==> 09-07: inputs <==
## WorkingFinal
module WorkingFinal(input clk, input reset, input wire[15:0] mem_rdata, output wire[15:0] mem_addr, output wire[15:0] mem_wdata, output wire mem_we, output wire halt);
export LEC_CHECK = 0
export ABC_AREA = 1
export CAP_MARGIN = 15
export CELL_PAD_IN_SITES_DETAIL_PLACEMENT = 0
export CELL_PAD_IN_SITES_GLOBAL_PLACEMENT = 3
export CORE_ASPECT_RATIO = 0.82
export CORE_MARGIN = 3
export CORE_UTILIZATION = 17
export CTS_CLUSTER_SIZE = 52
export GPL_ROUTABILITY_DRIVEN = 0
export HOLD_SLACK_MARGIN = 0.05
export MAX_ROUTING_LAYER = met4
export MIN_ROUTING_LAYER = met2
export PLACE_DENSITY_LB_ADDON = 0.23
export SETUP_SLACK_MARGIN = 5.0
export SLEW_MARGIN = 20
create_clock -name core_clock -period 27.1 [get_ports {clk}]
run.sh (not shown) runs the stock make flow with config.mk's settings and CLKGATE_MAP_FILE=.
==> 08-14 (differences from 09-07) <==
ABC_AREA = unset   (was 1)
CAP_MARGIN = 20   (was 15)
CELL_PAD_IN_SITES_DETAIL_PLACEMENT = unset   (was 0)
CELL_PAD_IN_SITES_GLOBAL_PLACEMENT = unset   (was 3)
CORE_ASPECT_RATIO = unset   (was 0.82)
CORE_MARGIN = 2   (was 3)
CORE_UTILIZATION = 49   (was 17)
CTS_CLUSTER_SIZE = unset   (was 52)
GPL_ROUTABILITY_DRIVEN = unset   (was 0)
HOLD_SLACK_MARGIN = unset   (was 0.05)
MAX_ROUTING_LAYER = unset   (was met4)
MIN_ROUTING_LAYER = unset   (was met2)
PLACE_DENSITY_LB_ADDON = unset   (was 0.23)
SETUP_SLACK_MARGIN = unset   (was 5.0)
==> flow/constraint.sdc (replaced) <==
create_clock -name core_clock -period 29.0 [get_ports {clk}]
set_input_delay 5.8000 -clock core_clock [delete_from_list [all_inputs] [get_ports {clk}]]
set_output_delay 5.8000 -clock core_clock [all_outputs]
set_load 0.01 [all_outputs]
==> 11-15 (differences from 09-07) <==
CAP_MARGIN = 20   (was 15)
CELL_PAD_IN_SITES_DETAIL_PLACEMENT = unset   (was 0)
CELL_PAD_IN_SITES_GLOBAL_PLACEMENT = unset   (was 3)
CORE_ASPECT_RATIO = unset   (was 0.82)
CORE_MARGIN = 2   (was 3)
CORE_UTILIZATION = 72   (was 17)
CTS_CLUSTER_SIZE = unset   (was 52)
GPL_ROUTABILITY_DRIVEN = unset   (was 0)
HOLD_SLACK_MARGIN = unset   (was 0.05)
MAX_ROUTING_LAYER = unset   (was met4)
MIN_ROUTING_LAYER = unset   (was met2)
PLACE_DENSITY_LB_ADDON = unset   (was 0.23)
SETUP_SLACK_MARGIN = unset   (was 5.0)
==> flow/constraint.sdc (replaced) <==
create_clock -name core_clock -period 36.0 [get_ports {clk}]
set_input_delay 7.2000 -clock core_clock [delete_from_list [all_inputs] [get_ports {clk}]]
set_output_delay 7.2000 -clock core_clock [all_outputs]
set_load 0.01 [all_outputs]
==> 09-17 (differences from 09-07) <==
CAP_MARGIN = 10   (was 15)
CELL_PAD_IN_SITES_GLOBAL_PLACEMENT = 0   (was 3)
CORE_ASPECT_RATIO = unset   (was 0.82)
CORE_UTILIZATION = 70   (was 17)
CTS_CLUSTER_SIZE = 80   (was 52)
MAX_ROUTING_LAYER = unset   (was met4)
MIN_ROUTING_LAYER = unset   (was met2)
PLACE_DENSITY_LB_ADDON = unset   (was 0.23)
SETUP_SLACK_MARGIN = unset   (was 5.0)
SLEW_MARGIN = 10   (was 20)
==> flow/constraint.sdc (replaced) <==
create_clock -name core_clock -period 25.9 [get_ports {clk}]
set_input_delay 5.1800 -clock core_clock [delete_from_list [all_inputs] [get_ports {clk}]]
set_output_delay 5.1800 -clock core_clock [all_outputs]
set_load 0.01 [all_outputs]
==> impl_metrics.csv <==
group,metric,value,unit
final_timing,finalWorstSetupSlack,3030,ps
setup_path,critPathCapture,"HI.D8.Q$_SDFF_PN0_",
synth,synth.most_common_cell,"nand2_1",
run_status,outcome,"complete, no violations",
synth,synth_area,22600,µm²
-- figures above: 11-15

==> impl_metrics.csv <==
group,metric,value,unit
clock_tree,holdBufCountCts,0,
die,die_w,186,µm
run_status,tool.error,"[ERROR GRT-0232] Routing congestion too high. Check the congestion heatmap in the GUI.",
synth,netlist_top_cells_area,"nand2_1 13%, edfxtp_1 13%, dfxtp_1 13%, ha_1 11%, inv_1 7.7%",
run_status,outcome,"aborted with a tool error",
run_status,stop_stage,"global routing (5_1_grt)",
clock_tree,post_cts_buffers,113,
synth,synth.most_common_cell,"nand2_1",
-- figures above: 09-17

==> impl_metrics.csv <==
group,metric,value,unit
synth,synth_area,23800,µm²
setup_path,critPathCapture,"HI.D7.Q$_SDFF_PN0_",
run_status,outcome,"complete, no violations",
job,warnings,30,
synth,synth.most_common_cell,"a21oi_1",
final_timing,finalWorstSetupSlack,1150,ps
-- figures above: 08-14

==> impl_metrics.csv <==
group,metric,value,unit
synth,synth_area,22600,µm²
final_timing,finalWorstSetupSlack,1030,ps
setup_path,critPathCapture,"PC.D0.Q$_SDFFCE_PN0P_",
synth,synth.most_common_cell,"nand2_1",
setup_path,cp_slowest_stage_delay,540,ps
run_status,outcome,"complete, no violations",
-- figures above: 09-07


========
==> 03-03 <==
WorkingFinal again, from the RTL that the note above started with.
make LEC_CHECK=0 ABC_AREA=1 CAP_MARGIN=20 CORE_ASPECT_RATIO=1.47 CORE_MARGIN=2 CORE_UTILIZATION=72 CTS_CLUSTER_DIAMETER=385 CTS_CLUSTER_SIZE=98 PLACE_DENSITY=0.35 SETUP_SLACK_MARGIN=2.85 SLEW_MARGIN=20 TNS_END_PERCENT=5 finish   # period 15.3 ns
==> 10-21 (differences from 03-03) <==
- ABC_AREA: 1 -> not set
- CORE_ASPECT_RATIO: 1.47 -> not set
- CORE_UTILIZATION: 72 -> 58
- CTS_CLUSTER_DIAMETER: 385 -> not set
- CTS_CLUSTER_SIZE: 98 -> not set
- PLACE_DENSITY: 0.35 -> not set
- SETUP_SLACK_MARGIN: 2.85 -> 5.0
==> flow/constraint.sdc (replaced) <==
create_clock -name core_clock -period 30.0 [get_ports {clk}]
set_input_delay 6.0000 -clock core_clock [delete_from_list [all_inputs] [get_ports {clk}]]
set_output_delay 6.0000 -clock core_clock [all_outputs]
set_load 0.01 [all_outputs]
==> 09-13 (differences from 03-03) <==
- ABC_AREA: 1 -> not set
- CORE_ASPECT_RATIO: 1.47 -> not set
- CORE_UTILIZATION: 72 -> 40
- CTS_CLUSTER_DIAMETER: 385 -> not set
- CTS_CLUSTER_SIZE: 98 -> not set
- PLACE_DENSITY: 0.35 -> not set
- SETUP_SLACK_MARGIN: 2.85 -> not set
- TNS_END_PERCENT: 5 -> not set
==> flow/constraint.sdc (replaced) <==
create_clock -name core_clock -period 30.0 [get_ports {clk}]
set_input_delay 6.0000 -clock core_clock [delete_from_list [all_inputs] [get_ports {clk}]]
set_output_delay 6.0000 -clock core_clock [all_outputs]
set_load 0.01 [all_outputs]
==> 09-09 (differences from 03-03) <==
- ABC_AREA: 1 -> not set
- CORE_ASPECT_RATIO: 1.47 -> not set
- CORE_UTILIZATION: 72 -> 68
- CTS_CLUSTER_DIAMETER: 385 -> not set
- CTS_CLUSTER_SIZE: 98 -> 31
- PLACE_DENSITY: 0.35 -> not set
- SETUP_SLACK_MARGIN: 2.85 -> not set
- TNS_END_PERCENT: 5 -> not set
==> flow/constraint.sdc (replaced) <==
create_clock -name core_clock -period 29.1 [get_ports {clk}]
set_input_delay 5.8200 -clock core_clock [delete_from_list [all_inputs] [get_ports {clk}]]
set_output_delay 5.8200 -clock core_clock [all_outputs]
set_load 0.01 [all_outputs]
==> Slide: Implementation Results <==
Key Metrics from the Run

Outcome
  – Status: no timing/DRC/antenna violations

GRT
  – Met3 Resource Use GR: 0.0478
  – Grt total ovfl: 0
  – Gr usage total: 0.321
  – GR Layer Usage met1: 0.435

Synthesis
  – MUX area fraction: 0.0666
  – Xor/xnor share: 0.0439
  – Yosys cell types: 98
  – Cell total in the yosys stat output: 2990
  – Adder share: 0.120
  – Top cells by area: edfxtp_1 12%, dfxtp_1 12%, ha_1 10%
  – Yosys top cell by instances: a21oi_1

Floorplanning
  – Core ar.: 58900 sq um
  – Die width: 248 um

Place
  – Placed cell area: 25300 sq um
-- figures above: 09-13

==> Slide: Implementation Results <==
Implementation Results

Outcome
  – Halt Stage: global routing
  – Status: aborted with a tool error
  – Stop err: [ERROR GRT-0116] Global routing finished with congestion. Check the congestion regions in the DRC Viewer.

Synthesis
  – Cell total in the yosys stat output: 3329
  – MUX area fraction: 0.000442
  – Xor/xnor share: 0.0317
  – Adder share: 0.126
  – Yosys top cell by instances: nand2_1
  – Top cells by area: nand2_1 13%, edfxtp_1 13%, dfxtp_1 13%

GRT
  – Grt total ovfl: 108
  – Gr usage total: 0.771
  – Met3 Resource Use GR: 0.619

Floorplanning
  – Die width: 150 um
  – Core ar.: 30900 sq um
-- figures above: 03-03

==> Slide: Implementation Results <==
Key Metrics from the Run

GRT
  – GR Layer Usage met1: 0.653
  – Global-route track usage on met2: 0.772
  – Met3 Resource Use GR: 0.146

Finish
  – Post-route cell area: approximately 26000 sq um

Clocking
  – Later-pin clock latency in the skew report: 0.52 ns

Synthesis
  – Yosys top cell by instances: a21oi_1
  – Cell total in the yosys stat output: about 3000
  – MUX area fraction: 0.0666
  – Adder share: 0.120
  – Top cells by area: edfxtp_1 12%, dfxtp_1 12%, ha_1 10%
  – Xor/xnor share: 0.0439

Outcome
  – Status: no timing/DRC/antenna violations

Floorplanning
  – Die width: 191 um
  – Core ar.: roughly 34000 sq um

Critical path
  – CP top delay family: AND-OR/OR-AND gates
-- figures above: 09-09

==> Slide: Implementation Results <==
Key Metrics from the Run

Outcome
  – Status: no timing/DRC/antenna violations

Synthesis
  – Top cells by area: edfxtp_1 12%, dfxtp_1 12%, ha_1 10%
  – Cell total in the yosys stat output: 2990
  – Adder share: 0.120
  – Xor/xnor share: 0.0439
  – Yosys cell types: 98
  – MUX area fraction: 0.0666
  – Yosys top cell by instances: a21oi_1

Floorplanning
  – Die width: 206 um

GRT
  – Met3 Resource Use GR: 0.114
  – Grt total ovfl: 0
  – GR Layer Usage met1: 0.589

Place
  – Placed cell area: around 25000 sq um
-- figures above: 10-21


========
==> inputs of run a <==
WorkingFinal again, from the RTL that the note above started with.
Settings: LEC_CHECK=0, ABC_AREA=1, CAP_MARGIN=20, CORE_ASPECT_RATIO=0.5, CORE_MARGIN=2, CORE_UTILIZATION=72, CTS_CLUSTER_DIAMETER=385, CTS_CLUSTER_SIZE=98, SLEW_MARGIN=35, TNS_END_PERCENT=5; clock period 15.3 ns.
==> inputs of run b, as changes to run a <==
- ABC_AREA: 1 -> default
- CORE_ASPECT_RATIO: 0.5 -> default
- CORE_UTILIZATION: 72 -> 50
- CTS_CLUSTER_DIAMETER: 385 -> default
- CTS_CLUSTER_SIZE: 98 -> default
- HOLD_SLACK_MARGIN: default -> 0.3
- SETUP_SLACK_MARGIN: default -> 4.5
- SLEW_MARGIN: 35 -> 20
- TNS_END_PERCENT: 5 -> default
==> flow/constraint.sdc (replaced) <==
create_clock -name core_clock -period 16.1 [get_ports {clk}]
set_input_delay 3.2200 -clock core_clock [delete_from_list [all_inputs] [get_ports {clk}]]
set_output_delay 3.2200 -clock core_clock [all_outputs]
set_load 0.01 [all_outputs]
==> results <==
Result of the run: run a stopped before the end; run b failed layout checks
Last stage reached: run a global routing (5_1_grt); run b -
Layout check failures: run a -; run b setup timing
Nets in the synthesized netlist: run a 3564; run b 3225
Die Width: run a 255 µm; run b 222 µm
Complex Gates by Area: run a 21.0%; run b 28.0%
Die span in y: run a 129 µm; run b 222 µm
Number of cells upsized or downsized after cts: run a 109; run b 38
Arithmetic-cell share of the synthesized area counting full adders, half adders and majority gates: run a 12.6%; run b 12.0%
Final RePlAce weighted congestion: run a 1.26; run b 1.05
Cell area after placement: run a 27400 µm²; run b 29700 µm²
Post-Synth XOR/XNOR Area: run a 3.17%; run b 4.39%
Worst setup slack after placement: run a -11.69 ns; run b -9.90 ns
Starting Density: run a 73.9%; run b 50.8%
Seq share, synth: run a 25.3%; run b 24.1%
Ys cells: run a 3329; run b 2990
Setup fix buffers added after clock tree synthesis: run a 131; run b 7
Cell with the most instances after synthesis: run a sky130_fd_sc_hd__nand2_1; run b sky130_fd_sc_hd__a21oi_1
Number of buffers added by the clock tree synthesis step: run a 6; run b 20

========
==> inputs of run K <==
Starting RTL as in the previous note.
==> flow/config.mk <==
export PLATFORM = sky130hd
export DESIGN_NAME = WorkingFinal
export DESIGN_NICKNAME = WorkingFinal
export VERILOG_FILES = /design/flow/design.v
export SDC_FILE = /design/flow/constraint.sdc
export NUM_CORES = 4
export LEC_CHECK = 0
export ABC_AREA = 0
export CAP_MARGIN = 10
export CELL_PAD_IN_SITES_DETAIL_PLACEMENT = 2
export CELL_PAD_IN_SITES_GLOBAL_PLACEMENT = 1
export CORE_MARGIN = 3
export CORE_UTILIZATION = 17
export CTS_CLUSTER_SIZE = 80
export GPL_ROUTABILITY_DRIVEN = 0
export HOLD_SLACK_MARGIN = 0.05
export PLACE_DENSITY_LB_ADDON = 0.23
export SLEW_MARGIN = 10
==> flow/constraint.sdc <==
create_clock -name core_clock -period 42.7 [get_ports {clk}]
set_input_delay 8.5400 -clock core_clock [delete_from_list [all_inputs] [get_ports {clk}]]
set_output_delay 8.5400 -clock core_clock [all_outputs]
set_load 0.01 [all_outputs]
==> inputs of run H, as changes to run K <==
==> flow/config.mk (replaced) <==
export PLATFORM = sky130hd
export DESIGN_NAME = WorkingFinal
export DESIGN_NICKNAME = WorkingFinal
export VERILOG_FILES = /design/flow/design.v
export SDC_FILE = /design/flow/constraint.sdc
export NUM_CORES = 4
export LEC_CHECK = 0
export ABC_AREA = 1
export CAP_MARGIN = 10
export CELL_PAD_IN_SITES_DETAIL_PLACEMENT = 0
export CELL_PAD_IN_SITES_GLOBAL_PLACEMENT = 0
export CORE_MARGIN = 3
export CORE_UTILIZATION = 70
export CTS_CLUSTER_SIZE = 80
export GPL_ROUTABILITY_DRIVEN = 0
export HOLD_SLACK_MARGIN = 0.05
export PLACE_DENSITY = 0.6
export SLEW_MARGIN = 10
==> flow/constraint.sdc (replaced) <==
create_clock -name core_clock -period 27.0 [get_ports {clk}]
set_input_delay 5.4000 -clock core_clock [delete_from_list [all_inputs] [get_ports {clk}]]
set_output_delay 5.4000 -clock core_clock [all_outputs]
set_load 0.01 [all_outputs]
==> inputs of run R, as changes to run K <==
==> flow/config.mk (replaced) <==
export PLATFORM = sky130hd
export DESIGN_NAME = WorkingFinal
export DESIGN_NICKNAME = WorkingFinal
export VERILOG_FILES = /design/flow/design.v
export SDC_FILE = /design/flow/constraint.sdc
export NUM_CORES = 4
export LEC_CHECK = 0
export ABC_AREA = 1
export CAP_MARGIN = 10
export CELL_PAD_IN_SITES_DETAIL_PLACEMENT = 0
export CELL_PAD_IN_SITES_GLOBAL_PLACEMENT = 3
export CORE_ASPECT_RATIO = 0.82
export CORE_MARGIN = 3
export CORE_UTILIZATION = 17
export CTS_CLUSTER_SIZE = 52
export GPL_ROUTABILITY_DRIVEN = 0
export HOLD_SLACK_MARGIN = 0.05
export MAX_ROUTING_LAYER = met4
export MIN_ROUTING_LAYER = met2
export PLACE_DENSITY_LB_ADDON = 0.23
export SLEW_MARGIN = 20
==> flow/constraint.sdc (replaced) <==
create_clock -name core_clock -period 28.0 [get_ports {clk}]
set_input_delay 5.6000 -clock core_clock [delete_from_list [all_inputs] [get_ports {clk}]]
set_output_delay 5.6000 -clock core_clock [all_outputs]
set_load 0.01 [all_outputs]
==> summary of the runs <==
Run H failed in 5_1_grt with GRT-0232. Run K ran to the end with no violations. Run R finished clean.
Between run K and run R, the lower wire length is in run K (gap about 8%, measured against run R).
In synthesized cell count, run R and run H do not differ.
Against run K, the setup slack of run R is lower by 6.7 ns.
In run K the worst hold slack is worse than in run R, by 0.0029 ns.
In flip-flop count, run K and run R do not differ.
In run K the utilization is lower than in run R, by 3.0 points.
Against run K, the register-to-register slack of run R is lower by 6.7 ns.
Between run K and run H, the lower synthesized area is in run H (gap 5.0%, measured against run H).
Against run K, the non-clock buffer count of run R is higher by 197.
==> figures <==
metric	run R	run H	run K
Adder-cell area share of the yosys netlist	0.126	0.126	0.120
Result of the run	no timing/DRC/antenna violations	did not finish	no timing/DRC/antenna violations
Last stage reached	-	5_1_grt	-
Setup crit end kind	flip-flop	-	flip-flop
Placed Area	26,300 um2	23,700 um2	26,500 um2
Worst slack after detailed placement	-0.0687 ns	-1.76 ns	8.78 ns
Number of nets with antenna violations after detailed routing	0	-	0
Highest achievable clock rate	37.8 MHz	-	29.1 MHz
Final clock-cell share	0.0263	-	0.0296
Maximum cell stage delay along the critical path	0.54 ns	-	0.84 ns
Worst hold path class	reg -> reg	-	reg -> reg
Count of buffering cells on the critical path with inverters included	20	-	4
Setup-violating endpoint count in the final report	0	-	0
Floorplan Nets	3,564	3,564	3,225
Signal buffers share of area	0.0934	-	0.0392
Area fraction in mux cells	0.000442	0.000442	0.0666
Clock period minus worst slack	26.46 ns	-	34.42 ns
Final cycle utilization of the critical path	0.945	-	0.806
Clk Latency, worst-skew pair	0.59 ns	-	0.56 ns
Number of cells in the yosys synthesis report	3,329	3,329	2,990
DR iter-0 viols	5,415	-	1,799
Average detailed-routed wire length per instance	25.2 um	-	26.0 um
Hold_sp	cc.irwrite	-	cc.curstate[1]
